==> flow/design.v (excerpt) <==
module gioco(
	i_ani_stb,														 
	i_clk,															 
	i_rst,															 
	i_animate,														 
	i_dx, 															 
	i_sx,																 
	i_start,															 
	o_x1_pal, o_x2_pal,											 
	o_y1_pal, o_y2_pal,
	o_x1_nav, o_x2_nav,											 
	o_y1_nav, o_y2_nav,
	bri1,bri2,bri3,bri4,bri5,bri6,bri7,bri8,bri9,bri10, 
	ok, ko,															 
	ff_life															 
);
Size in the first run: about 100 I/O pins, ~14000 µm² of cells after synthesis.
clock: 14.2 ns
lec_check: 0
cap_margin: 25
cell_pad_in_sites_detail_placement: 2
core_margin: 7
core_utilization: 62
cts_cluster_diameter: 39
cts_cluster_size: 21
gpl_routability_driven: 0
hold_slack_margin: 0.26
max_routing_layer: met4
min_routing_layer: met2
place_density: 0.46
slew_margin: 10
run.sh (not shown) runs the stock make flow with config.mk's settings and CLKGATE_MAP_FILE=.
The baseline did not get past detailed placement (3_5_place_dp).
==> next run, changes <==
CAP_MARGIN = 20   (was 25)
CELL_PAD_IN_SITES_DETAIL_PLACEMENT = unset   (was 2)
CORE_MARGIN = 2   (was 7)
CORE_UTILIZATION = 32   (was 62)
CTS_CLUSTER_DIAMETER = unset   (was 39)
CTS_CLUSTER_SIZE = unset   (was 21)
GPL_ROUTABILITY_DRIVEN = unset   (was 0)
HOLD_SLACK_MARGIN = unset   (was 0.26)
MAX_ROUTING_LAYER = unset   (was met4)
MIN_ROUTING_LAYER = unset   (was met2)
PLACE_DENSITY = unset   (was 0.46)
SLEW_MARGIN = 20   (was 10)
clock period = 21.6 ns   (was 14.2 ns; I/O delays follow)
Now the flow finished clean.
Synthesized cell count does not change.
Die size came out higher by 68%.
Area after synthesis is unchanged.
==> next run, changes <==
CORE_ASPECT_RATIO = 0.5   (was unset)
CORE_UTILIZATION = 65   (was 32)
clock period = 24.0 ns   (was 21.6 ns; I/O delays follow)
=> Clock skew stays flat. Via count rose by about 6%. Utilization went up by 37 points. Synthesized area is unchanged. Sequential cell count is unchanged. Total power came out lower by 12%. Count of clock-buffer cells in the layout grows by 1. Worst setup slack improves by 1.2 ns. Hold slack got worse by 0.0052 ns.
==> next run, changes <==
ABC_AREA = 1   (was unset)
CELL_PAD_IN_SITES_DETAIL_PLACEMENT = 1   (was unset)
CELL_PAD_IN_SITES_GLOBAL_PLACEMENT = 0   (was unset)
CORE_ASPECT_RATIO = unset   (was 0.5)
CORE_MARGIN = 9   (was 2)
CORE_UTILIZATION = 68   (was 65)
CTS_CLUSTER_SIZE = 70   (was unset)
GPL_ROUTABILITY_DRIVEN = 1   (was unset)
GPL_TIMING_DRIVEN = 0   (was unset)
MIN_ROUTING_LAYER = met1   (was unset)
With this change the flow did not get past detailed placement (3_5_place_dp) on DPL-0033.
Die area goes up by 21%.
Synthesized area goes up by 6.1%.
Synthesized cell count goes up by 31%.
==> next run, changes <==
ABC_AREA = unset   (was 1)
CELL_PAD_IN_SITES_DETAIL_PLACEMENT = unset   (was 1)
CELL_PAD_IN_SITES_GLOBAL_PLACEMENT = 3   (was 0)
CORE_MARGIN = 2   (was 9)
CORE_UTILIZATION = 40   (was 68)
CTS_CLUSTER_DIAMETER = 188   (was unset)
CTS_CLUSTER_SIZE = 100   (was 70)
GPL_ROUTABILITY_DRIVEN = unset   (was 1)
GPL_TIMING_DRIVEN = unset   (was 0)
MIN_ROUTING_LAYER = unset   (was met1)
Outcome: The changed run ran to the end with no violations; area after synthesis is lower by 5.7%; die size is higher by about 33%; synthesized cell count goes down by about 23%.

* * *

Starting RTL as in the previous note.
Settings: LEC_CHECK=0, ABC_AREA=1, CAP_MARGIN=20, CORE_MARGIN=2, CORE_UTILIZATION=68, CTS_CLUSTER_DIAMETER=121, CTS_CLUSTER_SIZE=40, SLEW_MARGIN=20; clock period 14.8 ns.
The starting point stopped in 5_1_grt on GRT-0232.
Rerun with:
- ABC_AREA: 1 -> unset
- CTS_CLUSTER_DIAMETER: 121 -> unset
- clock period: 14.8 -> 16.9 ns (I/O delays scaled with it)
Outcome: Now the flow produced a layout that fails on negative setup slack; area after synthesis goes down by 5.7%; die area goes down by 5.6%; synthesized cell count goes down by 23%.
Rerun with:
- CORE_UTILIZATION: 68 -> 9
- CTS_CLUSTER_SIZE: 40 -> unset
- clock period: 16.9 -> 30.7 ns (I/O delays scaled with it)
Outcome: With this change the flow finished with timing, DRC and antenna clean; global-route usage falls by 41 points; worst setup slack gets better by 9.9 ns; design area rises by a few percent; via count falls by roughly a tenth; core utilization falls by 72 points; combinational power falls by well over a third; total power falls by well over a third.
Rerun with:
- CORE_UTILIZATION: 9 -> 72
- MIN_ROUTING_LAYER: unset -> met2
- clock period: 30.7 -> 24.0 ns (I/O delays scaled with it)
Effect:
- With this change the flow did not get past 5_1_grt with GRT-0116
- die area goes down by well over a third
- synthesized cell count stays the same
- area after synthesis stays the same
Rerun with:
- CORE_UTILIZATION: 72 -> 40
- CTS_CLUSTER_DIAMETER: unset -> 386
- CTS_CLUSTER_SIZE: unset -> 98
- MIN_ROUTING_LAYER: met2 -> unset
- TNS_END_PERCENT: unset -> 15
After rerunning:
- The new run ran to the end with no violations
- synthesized area is unchanged
- die area is higher by 77%
- synthesized cell count does not change
Rerun with:
- CORE_UTILIZATION: 40 -> 70
- CTS_CLUSTER_DIAMETER: 386 -> 176
- CTS_CLUSTER_SIZE: 98 -> 100
- TNS_END_PERCENT: 15 -> unset
Utilization is higher by 33 points.
Worst setup slack gains 0.056 ns.
Total power is higher by 1.0%.
Via count is higher by 6.4%.

* * *

gioco again, from the RTL that the note above started with.
Settings: LEC_CHECK=0, ABC_AREA=1, CAP_MARGIN=20, CELL_PAD_IN_SITES_DETAIL_PLACEMENT=2, CORE_ASPECT_RATIO=1.22, CORE_MARGIN=9, CORE_UTILIZATION=55, GPL_TIMING_DRIVEN=0, MIN_ROUTING_LAYER=met2, PLACE_DENSITY_LB_ADDON=0.17, SETUP_SLACK_MARGIN=5.0, SLEW_MARGIN=20; clock period 30.5 ns.
The first run aborted during detailed placement (3_5_place_dp).
Change:
==> flow/config.mk (replaced) <==
export PLATFORM = sky130hd
export DESIGN_NAME = gioco
export DESIGN_NICKNAME = gioco
export VERILOG_FILES = /design/flow/design.v
export SDC_FILE = /design/flow/constraint.sdc
export NUM_CORES = 4
export LEC_CHECK = 0
export CAP_MARGIN = 20
export CORE_MARGIN = 2
export CORE_UTILIZATION = 58
export SLEW_MARGIN = 20
==> flow/constraint.sdc (replaced) <==
create_clock -name core_clock -period 14.8 [get_ports {i_clk}]
set_input_delay 2.9600 -clock core_clock [delete_from_list [all_inputs] [get_ports {i_clk}]]
set_output_delay 2.9600 -clock core_clock [all_outputs]
set_load 0.01 [all_outputs]
With this change the flow finished but failed the layout checks on negative setup slack.
Area after synthesis falls by about 6%.
Synthesized cell count is lower by 23%.
Die area goes down by about 24%.
Change:
--- a/flow/config.mk
+++ b/flow/config.mk
@@ -7,5 +7,5 @@
 export LEC_CHECK = 0
 export CAP_MARGIN = 20
-export CORE_MARGIN = 2
-export CORE_UTILIZATION = 58
+export CORE_MARGIN = 5
+export CORE_UTILIZATION = 64
 export SLEW_MARGIN = 20
==> flow/constraint.sdc (replaced) <==
create_clock -name core_clock -period 24.0 [get_ports {i_clk}]
set_input_delay 4.8000 -clock core_clock [delete_from_list [all_inputs] [get_ports {i_clk}]]
set_output_delay 4.8000 -clock core_clock [all_outputs]
set_load 0.01 [all_outputs]
The new run went through all stages and came out clean.
Global-route usage goes down by 3.6 points.
Worst setup slack improves by 4.8 ns.
Core utilization decreases by 6.4 points.
Power shrinks by 44%.
Via count decreases by 8.6%.
Flip-flop count does not change.
Change:
--- a/flow/config.mk
+++ b/flow/config.mk
@@ -6,6 +6,14 @@
 export NUM_CORES = 4
 export LEC_CHECK = 0
+export ABC_AREA = 1
 export CAP_MARGIN = 20
-export CORE_MARGIN = 5
-export CORE_UTILIZATION = 64
-export SLEW_MARGIN = 20
+export CELL_PAD_IN_SITES_DETAIL_PLACEMENT = 1
+export CELL_PAD_IN_SITES_GLOBAL_PLACEMENT = 0
+export CORE_MARGIN = 9
+export CORE_UTILIZATION = 68
+export CTS_CLUSTER_SIZE = 70
+export GPL_ROUTABILITY_DRIVEN = 1
+export GPL_TIMING_DRIVEN = 0
+export MIN_ROUTING_LAYER = met2
+export SETUP_SLACK_MARGIN = -1.27
+export SLEW_MARGIN = 25
The new run stopped in detailed placement (3_5_place_dp), error DPL-0033.
Synthesized cell count rose by 31%.
Synthesized area increases by 6.1%.
Die area rises by 10%.

* * *

Setup of job 8007:
gioco again, from the RTL that the note above started with.
clock: 24.0 ns
lec_check: 0
cap_margin: 20
core_margin: 2
core_utilization: 40
slew_margin: 20
--- input diff job 8007..job 9604 ---
- CORE_MARGIN now 5, was 2
- CORE_UTILIZATION now 64, was 40
- HOLD_SLACK_MARGIN now 0.26, previously not set
- PLACE_DENSITY now 0.37, previously not set
- CORE_ASPECT_RATIO now 1.36, previously not set
==> comparison <==
Job 9604: done, clean on timing, DRC and antenna. Compared with job 8007, in job 9604 number of diodes added for antenna fixing moved down, post-layout period usage of the worst path moved up, number of well taps now smaller.
#### Input delta (job 7068 over job 9604)
- CORE_ASPECT_RATIO removed (was 1.36)
- CORE_UTILIZATION changed from 64 to 68
- CORE_MARGIN changed from 5 to 4
- MIN_ROUTING_LAYER newly set to met2
- GPL_ROUTABILITY_DRIVEN newly set to 0
- PLACE_DENSITY removed (was 0.37)
- HOLD_SLACK_MARGIN removed (was 0.26)
--- outcome ---
Diff job 9604 -> job 7068 | half-perimeter wire length of the detailed placement result | decrease of 3400 µm. Synthesized cell count: job 9604 vs job 7068 — no meaningful difference. For floorplan row count, dividing the value from job 9604 by the value from job 7068 gives 1.2. Comparing job 7068 and job 9604, horizontal die dimension is higher on job 7068. The flow ended early for job 7068: it failed with a tool error in global routing. Job 9604 went all the way through synthesis, placement and routing and the layout is clean on timing, DRC and antenna.
## Diff of input files: job 3467 against job 7068
- MIN_ROUTING_LAYER no longer set, was met2
- CTS_CLUSTER_SIZE now 35, previously not set
- GPL_ROUTABILITY_DRIVEN no longer set, was 0
- CORE_MARGIN now 2, was 4
- the clock period (ns, I/O delays scaled along) now 16.2, was 24.0
==> results <==
The layout from job 3467, despite a flow that completed every stage, fails the layout checks, with the failing checks listed as negative setup slack.
Job 3467 ends up with a buffers inserted during post-CTS setup optimization that is 4 higher than in job 7068.
Looking at setup slack at placement, job 3467 sits below job 7068.
Number of gates resized after CTS: job 3467 > job 7068
Job 3467 vs. job 7068: half-perimeter wire length after placement now larger; synthesized area held; maximum level of the CTS H-tree shows no meaningful change; floorplan die height went down by 2.7%.
Job 3467 vs job 7068, overall die area went down by 5.2%.
Diff job 7068 -> job 3467 | number of rows in the core area | increase of 1
The post-synthesis share of cell area spent on and, or, nand and nor gates of job 3467 and that of job 7068 are within noise of each other.
Any difference in post-synthesis share of cell area spent on full adders, half adders and majority gates between job 7068 and job 3467 is small enough to ignore.

* * *

gioco again, from the RTL that the note above started with.
clock: 16.8 ns
lec_check: 0
cap_margin: 35
core_margin: 2
core_utilization: 72
cts_cluster_diameter: 48
cts_cluster_size: 21
min_routing_layer: met1
place_density: 0.65
slew_margin: 20
tns_end_percent: 5
The starting point died in 5_1_grt with GRT-0232.
Change:
ABC_AREA = 1   (was unset)
CTS_CLUSTER_DIAMETER = 228   (was 48)
CTS_CLUSTER_SIZE = 73   (was 21)
PLACE_DENSITY = unset   (was 0.65)
TNS_END_PERCENT = unset   (was 5)
clock period = 16.5 ns   (was 16.8 ns; I/O delays follow)
Outcome:
- The new run stopped in 5_1_grt (GRT-0232)
- synthesized area grows by a few percent
- die area is higher by a few percent
- synthesized cell count climbs by a quarter to a third
Change:
ABC_AREA = unset   (was 1)
CAP_MARGIN = 20   (was 35)
CORE_UTILIZATION = 40   (was 72)
CTS_CLUSTER_DIAMETER = unset   (was 228)
CTS_CLUSTER_SIZE = unset   (was 73)
MIN_ROUTING_LAYER = unset   (was met1)
clock period = 21.6 ns   (was 16.5 ns; I/O delays follow)
With this change the flow completed without violations.
Area after synthesis is lower by 5.7%.
Synthesized cell count is lower by 23%.
Die area went up by 68%.
Change:
CORE_UTILIZATION = 58   (was 40)
clock period = 12.0 ns   (was 21.6 ns; I/O delays follow)
Result: This time the run completed, yet does not pass: negative setup slack; synthesized area does not change; clock skew went down by 0.0050 ns; combinational power went up to 2.5 times its value; sequential power went up by well over a third; setup slack degrades by 6.4 ns; first-iteration DRC count went up by well over a third; clock power went up by well over a third; power went up by well over a third; via count went up by about a fifth.

* * *

gioco again, from the RTL that the note above started with.
// gioco
module gioco(
	i_ani_stb,														 
	i_clk,															 
	i_rst,															 
	i_animate,														 
	i_dx, 															 
	i_sx,																 
	i_start,															 
	o_x1_pal, o_x2_pal,											 
	o_y1_pal, o_y2_pal,
	o_x1_nav, o_x2_nav,											 
	o_y1_nav, o_y2_nav,
	bri1,bri2,bri3,bri4,bri5,bri6,bri7,bri8,bri9,bri10, 
	ok, ko,															 
	ff_life															 
);
make LEC_CHECK=0 ABC_AREA=0 CAP_MARGIN=20 CORE_ASPECT_RATIO=0.5 CORE_MARGIN=2 CORE_UTILIZATION=72 CTS_CLUSTER_DIAMETER=366 CTS_CLUSTER_SIZE=99 GPL_ROUTABILITY_DRIVEN=0 PLACE_DENSITY=0.42 SLEW_MARGIN=20 TNS_END_PERCENT=10 finish   # period 13.0 ns
The first run ended with an error in detailed placement.
==> next run, changes <==
Settings changed: ABC_AREA 0 to 1, CORE_ASPECT_RATIO 0.5 to not set.
Outcome: With this change the flow died in clock tree synthesis (DPL-0038). Die area went up by a few percent. Area after synthesis rises by a few percent. Synthesized cell count rose by a quarter to a third.

* * *

gioco again, from the RTL that the note above started with.
make LEC_CHECK=0 CAP_MARGIN=35 CORE_MARGIN=2 CORE_UTILIZATION=50 CTS_CLUSTER_DIAMETER=168 CTS_CLUSTER_SIZE=100 MIN_ROUTING_LAYER=met1 PLACE_DENSITY_LB_ADDON=0.1 SETUP_SLACK_MARGIN=3.0 SLEW_MARGIN=20 finish   # period 15.2 ns
The first run completed, yet does not pass: negative setup slack.
Next try:
==> flow/config.mk (replaced) <==
export PLATFORM = sky130hd
export DESIGN_NAME = gioco
export DESIGN_NICKNAME = gioco
export VERILOG_FILES = /design/flow/design.v
export SDC_FILE = /design/flow/constraint.sdc
export NUM_CORES = 4
export LEC_CHECK = 0
export CAP_MARGIN = 25
export CELL_PAD_IN_SITES_DETAIL_PLACEMENT = 2
export CORE_MARGIN = 2
export CORE_UTILIZATION = 62
export CTS_CLUSTER_SIZE = 21
export GPL_ROUTABILITY_DRIVEN = 0
export HOLD_SLACK_MARGIN = 0.26
export MAX_ROUTING_LAYER = met4
export MIN_ROUTING_LAYER = met2
export PLACE_DENSITY_LB_ADDON = 0.13
export SETUP_SLACK_MARGIN = 1.92
export SLEW_MARGIN = 30
The new run stopped in 3_5_place_dp (DPL-0033).
Area after synthesis is unchanged.
Die size shrinks by 19%.
Synthesized cell count stays the same.
Next try:
==> flow/config.mk (replaced) <==
export PLATFORM = sky130hd
export DESIGN_NAME = gioco
export DESIGN_NICKNAME = gioco
export VERILOG_FILES = /design/flow/design.v
export SDC_FILE = /design/flow/constraint.sdc
export NUM_CORES = 4
export LEC_CHECK = 0
export ABC_AREA = 1
export CAP_MARGIN = 35
export CORE_MARGIN = 2
export CORE_UTILIZATION = 28
export CTS_CLUSTER_DIAMETER = 238
export CTS_CLUSTER_SIZE = 21
export MIN_ROUTING_LAYER = met1
export PLACE_DENSITY_LB_ADDON = 0.1
export SLEW_MARGIN = 20
After rerunning:
- Now the flow produced a layout that fails on negative setup slack
- area after synthesis rose by 6.1%
- die size rose by 130%
- synthesized cell count rose by 31%

* * *

gioco again, from the RTL that the note above started with.
## gioco
module gioco(
	i_ani_stb,														 
	i_clk,															 
	i_rst,															 
	i_animate,														 
	i_dx, 															 
	i_sx,																 
	i_start,															 
	o_x1_pal, o_x2_pal,											 
	o_y1_pal, o_y2_pal,
	o_x1_nav, o_x2_nav,											 
	o_y1_nav, o_y2_nav,
	bri1,bri2,bri3,bri4,bri5,bri6,bri7,bri8,bri9,bri10, 
	ok, ko,															 
	ff_life															 
);
input i_ani_stb, i_clk, i_rst, i_animate, i_dx, i_sx, i_start;
output [9:0] o_x1_pal, o_x2_pal, o_y1_pal, o_y2_pal, o_x1_nav, o_x2_nav, o_y1_nav, o_y2_nav;
output reg bri1,bri2,bri3,bri4,bri5,bri6,bri7,bri8,bri9,bri10;
output reg ok,ko;												
output [1:0] ff_life;
wire ff_bri1, ff_bri2, ff_bri3, ff_bri4,ff_bri5, ff_bri6, ff_bri7, ff_bri8,ff_bri9, ff_bri10;
wire [9:0] ff_x_nav,ff_y_nav,ff_x_pal,ff_y_pal;	
wire ff_x_dirpal,ff_y_dirpal;							
wire [3:0] ff_brick;
wire [1:0] ff_red1,ff_red2,ff_red3,ff_red4;
wire [1:0] ff_blue5,ff_blue6,ff_blue7;
parameter H_SIZE_BRI = 10'd 32;					 
parameter L_SIZE_BRI = 10'd 10; 					 
parameter H_SIZE_NAV = 10'd 32; 					 
parameter L_SIZE_NAV = 10'd 3;  					 
parameter IX_NAV = 10'd 320;						 
parameter IY_NAV = 10'd 470;						 
parameter D_WIDTH = 10'd 640; 				 	 
parameter D_HEIGHT = 10'd 480;					 
parameter H_SIZE_PAL = 10'd 2;					 
parameter IX_PAL = 10'd 320;						 
parameter IY_PAL = 10'd 460;						 
  ...
Settings: LEC_CHECK=0, CAP_MARGIN=25, CELL_PAD_IN_SITES_DETAIL_PLACEMENT=2, CORE_MARGIN=2, CORE_UTILIZATION=62, CTS_CLUSTER_SIZE=21, GPL_ROUTABILITY_DRIVEN=0, HOLD_SLACK_MARGIN=0.26, MAX_ROUTING_LAYER=met4, MIN_ROUTING_LAYER=met2, PLACE_DENSITY=0.46, SETUP_SLACK_MARGIN=1.92, SLEW_MARGIN=10; clock period 14.2 ns.
The first run aborted during detailed placement.
Next try:
- CAP_MARGIN: 25 -> 20
- CELL_PAD_IN_SITES_DETAIL_PLACEMENT: 2 -> 0
- GPL_ROUTABILITY_DRIVEN: 0 -> not set
- HOLD_SLACK_MARGIN: 0.26 -> not set
- MAX_ROUTING_LAYER: met4 -> not set
- PLACE_DENSITY: 0.46 -> not set
- PLACE_DENSITY_LB_ADDON: not set -> 0.1
- SLEW_MARGIN: 10 -> 30
- clock period: 14.2 -> 15.2 ns (I/O delays scaled with it)
With this change the flow aborted during global routing (GRT-0116).
Die size does not change.
Synthesized area stays the same.
Synthesized cell count stays the same.
Next try:
- ABC_AREA: not set -> 1
- CAP_MARGIN: 20 -> 35
- CELL_PAD_IN_SITES_DETAIL_PLACEMENT: 0 -> not set
- CORE_UTILIZATION: 62 -> 50
- CTS_CLUSTER_DIAMETER: not set -> 307
- MIN_ROUTING_LAYER: met2 -> met1
- SETUP_SLACK_MARGIN: 1.92 -> -1.5
- SLEW_MARGIN: 30 -> 20
With this change the flow reached the layout checks and failed them: negative setup slack; synthesized cell count is higher by 31%; die area is higher by 31%; synthesized area is higher by 6.1%.
Next try:
- ABC_AREA: 1 -> not set
- CAP_MARGIN: 35 -> 20
- CELL_PAD_IN_SITES_DETAIL_PLACEMENT: not set -> 2
- CORE_UTILIZATION: 50 -> 62
- CTS_CLUSTER_DIAMETER: 307 -> not set
- HOLD_SLACK_MARGIN: not set -> 0.26
- MAX_ROUTING_LAYER: not set -> met4
- MIN_ROUTING_LAYER: met1 -> met2
- SETUP_SLACK_MARGIN: -1.5 -> 1.92
- SLEW_MARGIN: 20 -> 30
The new run did not get past detailed placement, error DPL-0033.
Area after synthesis goes down by 5.7%.
Die size drops by 23%.
Synthesized cell count came out lower by about 23%.
No activity file was given, so power comes from the tool's default toggle rates.
